Setup of raven:
Design color_centroid, start of the top module:
module color_centroid
  (
    input         clk,
    input         rst,           
    input  [2:0]  rgbfilter,     
    input         new_frame_i,   
    output [14:0] orig_addr,
    input  [11:0] orig_pxl,
    output        proc_we,
    output [14:0] proc_addr,
    output [11:0] proc_pxl,
    output [7:0]  centroid,
    output        new_centroid,
    output [2:0]  proximity
  );
For scale: ~400 flip-flops, ~22000 um^2 of cells after synthesis.
Settings: LEC_CHECK=0, ABC_AREA=1, CAP_MARGIN=20, CELL_PAD_IN_SITES_DETAIL_PLACEMENT=1, CORE_MARGIN=7, CORE_UTILIZATION=16, CTS_CLUSTER_SIZE=29, GPL_TIMING_DRIVEN=0, HOLD_SLACK_MARGIN=0.1, MAX_ROUTING_LAYER=met4, MIN_ROUTING_LAYER=met2, PLACE_DENSITY_LB_ADDON=0.07, SLEW_MARGIN=25; clock period 7.02 ns.
run.sh (not shown) runs the stock make flow with config.mk's settings and CLKGATE_MAP_FILE=.
Input-level comparison between garnet and raven:
==> flow/config.mk <==
export PLATFORM = sky130hd
export DESIGN_NAME = color_centroid
export DESIGN_NICKNAME = color_centroid
export VERILOG_FILES = /design/flow/design.v
export SDC_FILE = /design/flow/constraint.sdc
export NUM_CORES = 4
export LEC_CHECK = 0
export CAP_MARGIN = 0
export CORE_MARGIN = 2
export CORE_UTILIZATION = 40
export MAX_ROUTING_LAYER = met4
export SLEW_MARGIN = 20
==> flow/constraint.sdc <==
create_clock -name core_clock -period 10.0 [get_ports {clk}]
set_input_delay 2.0000 -clock core_clock [delete_from_list [all_inputs] [get_ports {clk}]]
set_output_delay 2.0000 -clock core_clock [all_outputs]
set_load 0.01 [all_outputs]
Cell count after synthesis (lower): garnet. color_filter.colorpxls_rght_o[1]$_DFFE_PP0P_ as the start point of the critical path was reported by garnet, and color_filter.colorpxls_rght_o[2]$_DFFE_PP0P_ by raven. Comparing part of the total power dissipated in combinational logic for garnet and raven, the smaller number came from raven. garnet against raven: share of synthesized cell area in and-or and or-and compound cells increased by 1.0 points relative to the old numbers; design area went down; achievable frequency decreased by 35 MHz relative to the old numbers; core utilization saw an increase; minimum clock period picked up an extra 0.78 ns.
For violet, these inputs were changed with respect to garnet:
-- flow/config.mk --
<<< garnet, line 7
export LEC_CHECK = 0
export CAP_MARGIN = 0
export CORE_MARGIN = 2
export CORE_UTILIZATION = 40
export MAX_ROUTING_LAYER = met4
export SLEW_MARGIN = 20
>>> violet, line 7
export LEC_CHECK = 0
export CAP_MARGIN = 10
export CORE_MARGIN = 2
export CORE_UTILIZATION = 54
export CTS_CLUSTER_DIAMETER = 100
export SLEW_MARGIN = 25
[summary]
violet gives less area growth from synthesis to layout than garnet did. violet against garnet: source-to-sink clock delay at the later pin of the worst-skew pair ~0 delta, cell area after layout -0.54%. Sort garnet and violet by share of power burned in combinational logic asc -> top: violet. In the tables for garnet and violet, final clock period utilization by the worst path reads higher with violet. Register area share after synthesis came out exactly the same in garnet and violet. Delta (violet minus garnet): die area went down by 14000 um^2, data arrival time of the worst path flat, non-clock buffer count lower, number of buffers added by the clock tree synthesis step lower, cell count down 5.5%.
Input changes introduced in quartz (baseline for comparison: violet):
-- flow/config.mk --
<<< violet, line 7
export LEC_CHECK = 0
export CAP_MARGIN = 10
export CORE_MARGIN = 2
export CORE_UTILIZATION = 54
export CTS_CLUSTER_DIAMETER = 100
export SLEW_MARGIN = 25
>>> quartz, line 7
export LEC_CHECK = 0
export CAP_MARGIN = 20
export CORE_MARGIN = 2
export CORE_UTILIZATION = 53
export SLEW_MARGIN = 20
==> flow/constraint.sdc <==
create_clock -name core_clock -period 5.31 [get_ports {clk}]
set_input_delay 1.0620 -clock core_clock [delete_from_list [all_inputs] [get_ports {clk}]]
set_output_delay 1.0620 -clock core_clock [all_outputs]
set_load 0.01 [all_outputs]
Findings:
The sequential portion of the cell area on violet is in line with that on quartz. On final design area excluding fillers, violet and quartz are basically level. NOTE: number of gates on the worst path with buffers counted in quartz exceeds that of violet. No stage failed in quartz, and the final checks on the layout all came back clean. The flow did not stop early for violet: all stages ran, and the layout cleared the timing, design-rule and antenna checks. Delta (quartz minus violet): count of clock-buffer cells in the layout climbed 9; share of power burned in the clock network dropped 1.9 points; area of the mapped netlist barely changed. Looking at post-route fraction of the period consumed by the critical path, quartz sits 36 points above violet. From violet to quartz the numbers moved as follows: number of cells on the worst reg-to-reg path shows an increase of 1, worst-case setup margin in the final layout now smaller, number of global-route vias before repair rose by 304, delay of the slowest cell on the worst path lower.
Power figures rest on the tool's default switching activity, not on a simulated workload.
